== run 1 ==
// ResonantLowPassFilter
module ResonantLowPassFilter(
    input clk,
    input signed [15:0] audio_in,
    input signed [15:0] cutoff,
    input signed [15:0] resonance,
    input signed [15:0] gain,
    input reset_n,
    output reg signed [15:0] filtered_audio
);
For scale: about 3400 cells after synthesis, roughly 110 flip-flops, roughly 82 I/O pins, roughly 26000 µm² of cells after synthesis.
make LEC_CHECK=0 ABC_AREA=1 CAP_MARGIN=20 CELL_PAD_IN_SITES_DETAIL_PLACEMENT=2 CELL_PAD_IN_SITES_GLOBAL_PLACEMENT=0 CORE_MARGIN=10 CORE_UTILIZATION=34 CTS_CLUSTER_SIZE=51 GPL_ROUTABILITY_DRIVEN=1 MIN_ROUTING_LAYER=met2 PLACE_DENSITY_LB_ADDON=0.02 SLEW_MARGIN=20 TNS_END_PERCENT=90 finish   # period 7.0 ns
run.sh (not shown) runs the stock make flow with config.mk's settings and CLKGATE_MAP_FILE=.
For run 2, these inputs were changed with respect to run 1:
Settings: TNS_END_PERCENT: 90 -> unset; GPL_ROUTABILITY_DRIVEN: 1 -> unset; CORE_UTILIZATION: 34 -> 40; PLACE_DENSITY_LB_ADDON: 0.02 -> unset; MAX_ROUTING_LAYER: unset -> met4; CORE_MARGIN: 10 -> 7; CELL_PAD_IN_SITES_GLOBAL_PLACEMENT: 0 -> unset; ABC_AREA: 1 -> unset; MIN_ROUTING_LAYER: met2 -> unset; CTS_CLUSTER_SIZE: 51 -> unset; CELL_PAD_IN_SITES_DETAIL_PLACEMENT: 2 -> unset.
Findings:
The final layouts of run 1 and run 2 pass the timing, design-rule and antenna checks.
Between run 1 and run 2, number of ordinary and repair buffers in the finished layout increased.
When the final numbers for run 1 and run 2 were put side by side, the routed wire length turned out to be greater in run 1.
Run 2 vs run 1 — critical path depth dropped about 9%.
Higher number of global-route vias before repair among run 1 and run 2: run 1
Post-layout period usage of the worst path was lower in the run labelled run 1.
Taking run 1 as the reference point, the starting density of the core of run 2 rises by 6.4 points.
Per the comparison of run 2 with run 1, final non-filler cell area lost 2500 µm²; count of clock-net buffers in the final layout picked up an extra 1.
Compared with run 1, cell count in run 2 decreased by more than a quarter.
--- input diff run 2..run 3 ---
Settings: MAX_ROUTING_LAYER no longer set, was met4; CORE_MARGIN now 2, was 7; SETUP_SLACK_MARGIN now 0.05, previously not set; TNS_END_PERCENT now 20, previously not set; CELL_PAD_IN_SITES_GLOBAL_PLACEMENT now 1, previously not set; CTS_CLUSTER_DIAMETER now 345, previously not set; SLEW_MARGIN now 10, was 20; CTS_CLUSTER_SIZE now 100, previously not set; HOLD_SLACK_MARGIN now -0.1, previously not set.
==> results <==
- Compare run 3 and run 2 | clock-buffer cell count lower: run 3
- As far as post-synthesis area per instance is concerned, run 2 and run 3 perform about the same.
- Worst hold slack across all endpoints on run 3 is ahead of run 2.
- On detailed-route vias per instance: run 3 sits below run 2.
- Per the comparison of run 3 with run 2, via count of the first global-routing pass fell 253; final worst-path cycle share fell 0.53 points.
Modified inputs, run 4 compared to run 3
Settings: swapping 2 for 5 in CORE_MARGIN; swapping 20 for 5 in TNS_END_PERCENT; clearing CTS_CLUSTER_SIZE, which used to be 100; putting MIN_ROUTING_LAYER at met2 where nothing was set; clearing SETUP_SLACK_MARGIN, which used to be 0.05; clearing HOLD_SLACK_MARGIN, which used to be -0.1; swapping 10 for 20 in SLEW_MARGIN; putting PLACE_DENSITY_LB_ADDON at 0.02 where nothing was set; clearing CTS_CLUSTER_DIAMETER, which used to be 345; clearing CELL_PAD_IN_SITES_GLOBAL_PLACEMENT, which used to be 1; swapping 40 for 34 in CORE_UTILIZATION.
Results
Compared with run 3, run 4 shows number of cells in the design after placement higher by 197. Run 3 reports its layer carrying the most global-route usage as met2 while run 4 reports met3. Beginning of the critical path: beta[2] -> run 3, state[11] -> run 4. Run 4 has filler-free cell count of the finished design above what run 3 had. Diff run 3 -> run 4: amount of wire on met2 after detailed routing increased 8400 µm; via count climbed 39%; total wire length after detailed routing higher; global-route met2 utilization shows a reduction of 2.3 points. Number of cell instances after yosys synthesis of run 3 is on par with run 4. Worst setup slack in run 4 vs run 3: down 0.060 ns.

========
Setup of red:
ResonantLowPassFilter again, from the RTL that the note above started with.
make LEC_CHECK=0 CAP_MARGIN=30 CELL_PAD_IN_SITES_DETAIL_PLACEMENT=1 CELL_PAD_IN_SITES_GLOBAL_PLACEMENT=3 CORE_ASPECT_RATIO=0.63 CORE_MARGIN=9 CORE_UTILIZATION=39 CTS_CLUSTER_DIAMETER=125 CTS_CLUSTER_SIZE=78 GPL_ROUTABILITY_DRIVEN=1 GPL_TIMING_DRIVEN=0 HOLD_SLACK_MARGIN=0.26 MAX_ROUTING_LAYER=met4 MIN_ROUTING_LAYER=met1 PLACE_DENSITY_LB_ADDON=0.2 SLEW_MARGIN=40 TNS_END_PERCENT=35 finish   # period 9.33 ns
red finished every step from synthesis to the final layout, and the layout passed the timing, design-rule and antenna checks.
Setup changes, red to blue
# red
export LEC_CHECK = 0
export CAP_MARGIN = 30
export CELL_PAD_IN_SITES_DETAIL_PLACEMENT = 1
export CELL_PAD_IN_SITES_GLOBAL_PLACEMENT = 3
export CORE_ASPECT_RATIO = 0.63
export CORE_MARGIN = 9
export CORE_UTILIZATION = 39
export CTS_CLUSTER_DIAMETER = 125
export CTS_CLUSTER_SIZE = 78
export GPL_ROUTABILITY_DRIVEN = 1
export GPL_TIMING_DRIVEN = 0
export HOLD_SLACK_MARGIN = 0.26
export MAX_ROUTING_LAYER = met4
export MIN_ROUTING_LAYER = met1
export PLACE_DENSITY_LB_ADDON = 0.2
export SLEW_MARGIN = 40
export TNS_END_PERCENT = 35
create_clock -name core_clock -period 9.33 [get_ports {clk}]
# blue
export LEC_CHECK = 0
export CAP_MARGIN = 20
export CORE_MARGIN = 2
export CORE_UTILIZATION = 66
export MAX_ROUTING_LAYER = met4
export SETUP_SLACK_MARGIN = -0.29
export SLEW_MARGIN = 20
create_clock -name core_clock -period 3.81 [get_ports {clk}]
Findings:
To summarise blue: no stage aborted, but the layout did not pass its checks, failing on negative setup slack. blue: via count of the routed design is 4.2% higher than what red reported. Summary — total die size, blue relative to red: lower, by about 47%. Going from red to blue, the register-to-register slack was found to have gone down by 3.50 ns. From red to blue the numbers moved as follows: number of fill cells in the layout decreased 4279; worst-case hold slack went down. For red, the launching instance or port of the critical path was alpha[7]$_DFF_PN0_, unlike blue, where it was beta[4]$_DFF_PN0_. In blue the die span in y turned out about 9% lower than in red. A capturing instance or port of the critical path of output_reg[11]$_DFF_PN0_ is what red shows, while feedback[11]$_DFF_PN0_ belongs to blue. For clock skew, blue and red come out practically identical. Final area (blue over red): increase, about 8%.

========
ResonantLowPassFilter again, from the RTL that the note above started with.
export LEC_CHECK = 0
export CAP_MARGIN = 20
export CELL_PAD_IN_SITES_GLOBAL_PLACEMENT = 0
export CORE_MARGIN = 2
export CORE_UTILIZATION = 63
export CTS_CLUSTER_DIAMETER = 345
export CTS_CLUSTER_SIZE = 100
export HOLD_SLACK_MARGIN = -0.1
export SETUP_SLACK_MARGIN = 0.05
export SLEW_MARGIN = 10
export TNS_END_PERCENT = 20
create_clock -name core_clock -period 7.0 [get_ports {clk}]
The first run passed the timing, design-rule and antenna checks.
Change:
Settings changed: CELL_PAD_IN_SITES_GLOBAL_PLACEMENT 0 to unset, CORE_UTILIZATION 63 to 44, CTS_CLUSTER_DIAMETER 345 to 218, HOLD_SLACK_MARGIN -0.1 to unset, PLACE_DENSITY set to 0.89, SETUP_SLACK_MARGIN 0.05 to unset, SLEW_MARGIN 10 to 20, TNS_END_PERCENT 20 to 5.
Via count rises by 2.2%.
Setup slack gets worse by 0.077 ns.
Area after synthesis does not change.
Sequential share of layout area hardly moves.
Clock skew falls by 0.012 ns.
Final area rises by 0.89%.
Change:
Settings changed: CORE_MARGIN 2 to 5, CORE_UTILIZATION 44 to 46, CTS_CLUSTER_DIAMETER 218 to unset, CTS_CLUSTER_SIZE 100 to unset, HOLD_SLACK_MARGIN set to 0.13, MIN_ROUTING_LAYER set to met2, PLACE_DENSITY 0.89 to unset, PLACE_DENSITY_LB_ADDON set to 0.02, TNS_END_PERCENT 5 to unset.
Result:
- setup slack loses 0.017 ns
- global-route usage grows by 13 points
- synthesized cell count is unchanged
Change:
Settings changed: CORE_MARGIN 5 to 2, CORE_UTILIZATION 46 to 31, CTS_CLUSTER_DIAMETER set to 218, CTS_CLUSTER_SIZE set to 100, HOLD_SLACK_MARGIN 0.13 to unset, MIN_ROUTING_LAYER met2 to unset, PLACE_DENSITY_LB_ADDON 0.02 to unset, TNS_END_PERCENT set to 5.
Hold slack got worse by 0.067 ns.
Cell count grows by 8.7%.
Routed wire length shrinks by 15%.
Synthesized area stays the same.
Cell area grows by 0.55%.

========
== before ==
ResonantLowPassFilter again, from the RTL that the note above started with.
==> flow/config.mk <==
export PLATFORM = sky130hd
export DESIGN_NAME = ResonantLowPassFilter
export DESIGN_NICKNAME = ResonantLowPassFilter
export VERILOG_FILES = /design/flow/design.v
export SDC_FILE = /design/flow/constraint.sdc
export NUM_CORES = 4
export LEC_CHECK = 0
export CAP_MARGIN = 30
export CELL_PAD_IN_SITES_DETAIL_PLACEMENT = 1
export CELL_PAD_IN_SITES_GLOBAL_PLACEMENT = 3
export CORE_ASPECT_RATIO = 0.63
export CORE_MARGIN = 10
export CORE_UTILIZATION = 39
export CTS_CLUSTER_DIAMETER = 125
export CTS_CLUSTER_SIZE = 78
export GPL_ROUTABILITY_DRIVEN = 1
export GPL_TIMING_DRIVEN = 0
export HOLD_SLACK_MARGIN = 0.26
export MAX_ROUTING_LAYER = met4
export MIN_ROUTING_LAYER = met1
export PLACE_DENSITY_LB_ADDON = 0.1
export SLEW_MARGIN = 40
export TNS_END_PERCENT = 35
==> flow/constraint.sdc <==
create_clock -name core_clock -period 9.33 [get_ports {clk}]
set_input_delay 1.8660 -clock core_clock [delete_from_list [all_inputs] [get_ports {clk}]]
set_output_delay 1.8660 -clock core_clock [all_outputs]
set_load 0.01 [all_outputs]
before finished end to end and its layout was clean on timing, DRC and antenna.
diff inputs: before => after
==> flow/config.mk <==
export PLATFORM = sky130hd
export DESIGN_NAME = ResonantLowPassFilter
export DESIGN_NICKNAME = ResonantLowPassFilter
export VERILOG_FILES = /design/flow/design.v
export SDC_FILE = /design/flow/constraint.sdc
export NUM_CORES = 4
export LEC_CHECK = 0
export CAP_MARGIN = 20
export CORE_MARGIN = 2
export CORE_UTILIZATION = 40
export SLEW_MARGIN = 20
==> flow/constraint.sdc <==
create_clock -name core_clock -period 6.75 [get_ports {clk}]
set_input_delay 1.3500 -clock core_clock [delete_from_list [all_inputs] [get_ports {clk}]]
set_output_delay 1.3500 -clock core_clock [all_outputs]
set_load 0.01 [all_outputs]
Findings:
Re net count after synthesis: no difference whatsoever between before and after.
Run comparison: after beginning of the critical path state[15]$_DFF_PN0_; before beginning of the critical path beta[2]$_DFF_PN0_
Compared with before, in after number of placement rows saw an increase, wire length reported by the detailed router lost 17 mm, final cell count shrank by about 0.9%, total number of vias fell 1.8%.
